## build 54
// pp_buffer_wrapper
module pp_buffer_wrapper #(
    parameter BRAM0_DEPTH = 32,
    parameter BRAM0_DW = 64,
    parameter BRAM1_DEPTH = 32,
    parameter BRAM1_DW = 64,
    parameter BURST_LEN_WIDTH = 8,
    parameter NUM_BURST_WIDTH = 8,
    parameter DDR_ADDR_WIDTH = 29,
    parameter DDR_DW = 64,
    parameter BRAM0_ADDR_WIDTH = $clog2(BRAM0_DEPTH),
    parameter BRAM1_ADDR_WIDTH = $clog2(BRAM1_DEPTH)
)
(
    input clk,
    input rst_n,
    input rd_start,
    input [BURST_LEN_WIDTH - 1 : 0] rd_burst_len,
    input [NUM_BURST_WIDTH - 1 : 0] rd_num_burst,
    input [DDR_ADDR_WIDTH - 1 : 0] rd_start_addr,    
    output rd_ready,
    output rd_done,
    input [BRAM0_ADDR_WIDTH - 1 : 0] rd_start_bram_addr,
    input bram0_r_en,
    input bram1_r_en,
    output [BRAM0_DW - 1 : 0] bram0_rdata,
    output [BRAM1_DW - 1 : 0] bram1_rdata,
    input [BRAM0_ADDR_WIDTH - 1 : 0] bram0_r_addr,
    input [BRAM1_ADDR_WIDTH - 1 : 0] bram1_r_addr,
    output [3: 0] m_axi_arid,
    output [DDR_ADDR_WIDTH - 1 : 0] m_axi_araddr,
    output [BURST_LEN_WIDTH - 1 : 0] m_axi_arlen,
    output [2 : 0] m_axi_arsize,
    output [1 : 0] m_axi_arburst,
    output         m_axi_arlock,
    output [3 : 0] m_axi_arcache,
    output [2 : 0] m_axi_arprot,
    output [3 : 0] m_axi_arqos,
    output         m_axi_arvalid,
    input          m_axi_arready,
    output m_axi_rready,
    input m_axi_rlast,
    input m_axi_rvalid,
    input [1 : 0] m_axi_rresp,
    input [3 : 0] m_axi_rid,
    input [DDR_DW - 1 : 0] m_axi_rdata
);
Settings: LEC_CHECK=0, ABC_AREA=1, CAP_MARGIN=5, CELL_PAD_IN_SITES_GLOBAL_PLACEMENT=3, CORE_MARGIN=6, CORE_UTILIZATION=63, MAX_ROUTING_LAYER=met5, PLACE_DENSITY_LB_ADDON=0.06, SETUP_SLACK_MARGIN=0.1, SLEW_MARGIN=20; clock period 1.96 ns.
run.sh (not shown) runs the stock make flow with config.mk's settings and CLKGATE_MAP_FILE=.
In the summary table, build 54 is marked failed, with error FLW-0024 raised in global placement without I/O.
Changes in build 94 relative to build 54:
Settings: CORE_MARGIN now 2, was 6; SETUP_SLACK_MARGIN now -0.18, was 0.1; CTS_CLUSTER_SIZE now 14, previously not set; CORE_UTILIZATION now 72, was 63; MAX_ROUTING_LAYER no longer set, was met5; PLACE_DENSITY_LB_ADDON no longer set, was 0.06; CAP_MARGIN now 20, was 5; CELL_PAD_IN_SITES_GLOBAL_PLACEMENT no longer set, was 3; ABC_AREA no longer set, was 1; CTS_CLUSTER_DIAMETER now 96, previously not set; the clock period (ns, I/O delays scaled along) now 1.88, was 1.96.
--- outcome ---
No crash in build 94: every stage finished, but the layout fails its final checks due to setup timing. Async set-reset flop share out of synthesis: build 54 vs build 94, no meaningful difference. Area of the mapped netlist in build 94 vs build 54: down about 3.3%. Looking at simple-gate share of the synthesized area, build 94 sits 9.4 points below build 54. Build 54 has a lower proportion of synthesized chip area in sequential cells than build 94. On adder-cell share of the synthesized area, build 54 tracks build 94 almost exactly. Horizontal die size on build 94 is down relative to build 54. Build 54 → build 94: distinct cell type count of the synthesized netlist rose by 34%; number of placement rows fell by 15; instance tally after logic synthesis fell by 6131.
For build 53, these inputs were changed with respect to build 94:
Settings: a deleted CTS_CLUSTER_DIAMETER that had been 96; an added PLACE_DENSITY of 0.36; a deleted CTS_CLUSTER_SIZE that had been 14; a change of SETUP_SLACK_MARGIN from -0.18 to -0.19.
Notes after the runs:
[compare] base=build 94 new=build 53: share of cell area taken by multi-input logic gates decreased 0.34 points; switching part of the total power increased by 0.90 points relative to the old numbers; non-clock buffer count about even.
[compare] base=build 94 new=build 53: relative area change from synthesis to final layout now sits higher; post-layout utilization of the core now sits higher; hold slack now sits lower; setup slack now sits higher.
NOTE routed wire length build 94->build 53 increased by more than 10%
Build 94 vs build 53, capturing instance or port of the critical path: inst_ddr_axi_read.m_axi_araddr_reg[27] vs inst_ddr_axi_read.m_axi_araddr_reg[20]
STATUS run=build 94 STAGES=ALL_DONE FINAL_CHECKS=FAILED CAUSE=setup timing
Build 53 ran in full, but the layout does not pass; the checks complain about setup timing.
Edits applied to the flow inputs when going from build 53 to build 23:
Settings: PLACE_DENSITY no longer set, was 0.36; ABC_AREA now 1, previously not set; TNS_END_PERCENT now 75, previously not set; HOLD_SLACK_MARGIN now 0.29, previously not set; SETUP_SLACK_MARGIN now -0.15, was -0.19; PLACE_DENSITY_LB_ADDON now 0.07, previously not set; CTS_CLUSTER_DIAMETER now 381, previously not set; CTS_CLUSTER_SIZE now 14, previously not set.
==> results <==
Build 53 -> stages 100% | layout checks FAIL | setup timing
Complete run, failing final checks: build 23, reason setup timing.
Comparing build 23 and build 53, the higher aggregate global-route resource usage is on build 53.
Cmp build 23 and build 53 / Yosys chip area / lower: build 53
simple AND/OR/NAND/NOR gates as the main logic family after synthesis was reported by build 23, and multiplexers by build 53.
As of build 23, estimated wirelength of the detail-placed design had risen by a little under 10% compared to build 53.
Build 23 vs build 53: final cell count up in build 23
Full die area, build 23 vs build 53: up by a few percent
Looking at global-route wire length before repair, build 23 sits 1.3% below build 53.
Compared with build 53, build 23 shows a higher met1 wire length.
Compared with build 53, build 23 is the less power-hungry design.
Going from build 53 to build 23, non-clock inverter count in the final layout increased by 228 relative to the old numbers, via density per instance shrank by about 11%.
Changes in build 13 relative to build 23:
Settings: CTS_CLUSTER_DIAMETER: 381 -> unset; ABC_AREA: 1 -> unset; PLACE_DENSITY_LB_ADDON: 0.07 -> unset; TNS_END_PERCENT: 75 -> unset; HOLD_SLACK_MARGIN: 0.29 -> unset; SETUP_SLACK_MARGIN: -0.15 -> unset; the clock period (ns, I/O delays scaled along): 1.88 -> 1.93.
--- outcome ---
Build 13: complete, dirty (setup timing)
Cmp build 13 vs build 23: number of optimization iterations in the first detailed-route pass lower in build 13
Global-route usage in build 13 is 3.7 points above build 23.
Build 13 packs its core tighter than build 23.
Against build 23, placed instance count in build 13 fell by more than a quarter.
Inputs modified between build 13 and build 46:
Settings: an added CTS_CLUSTER_DIAMETER of 96; a change of CAP_MARGIN from 20 to 15; an added SETUP_SLACK_MARGIN of -0.18; an added TNS_END_PERCENT of 80; a change of the clock period (ns, I/O delays scaled along) from 1.93 to 1.88.
==> results <==
- Worst hold slack was lower in build 46 than in build 13.
- Cmp build 46 and build 13 / sequential share of power / higher: build 46
- Final cell count (higher): build 13
- Build 46 finished every stage; the final checks, however, were not passed, the failures being setup timing.
- Build 46 ends up with lower register-to-register slack than build 13 does.
Power is estimated from default activity; no workload was simulated.
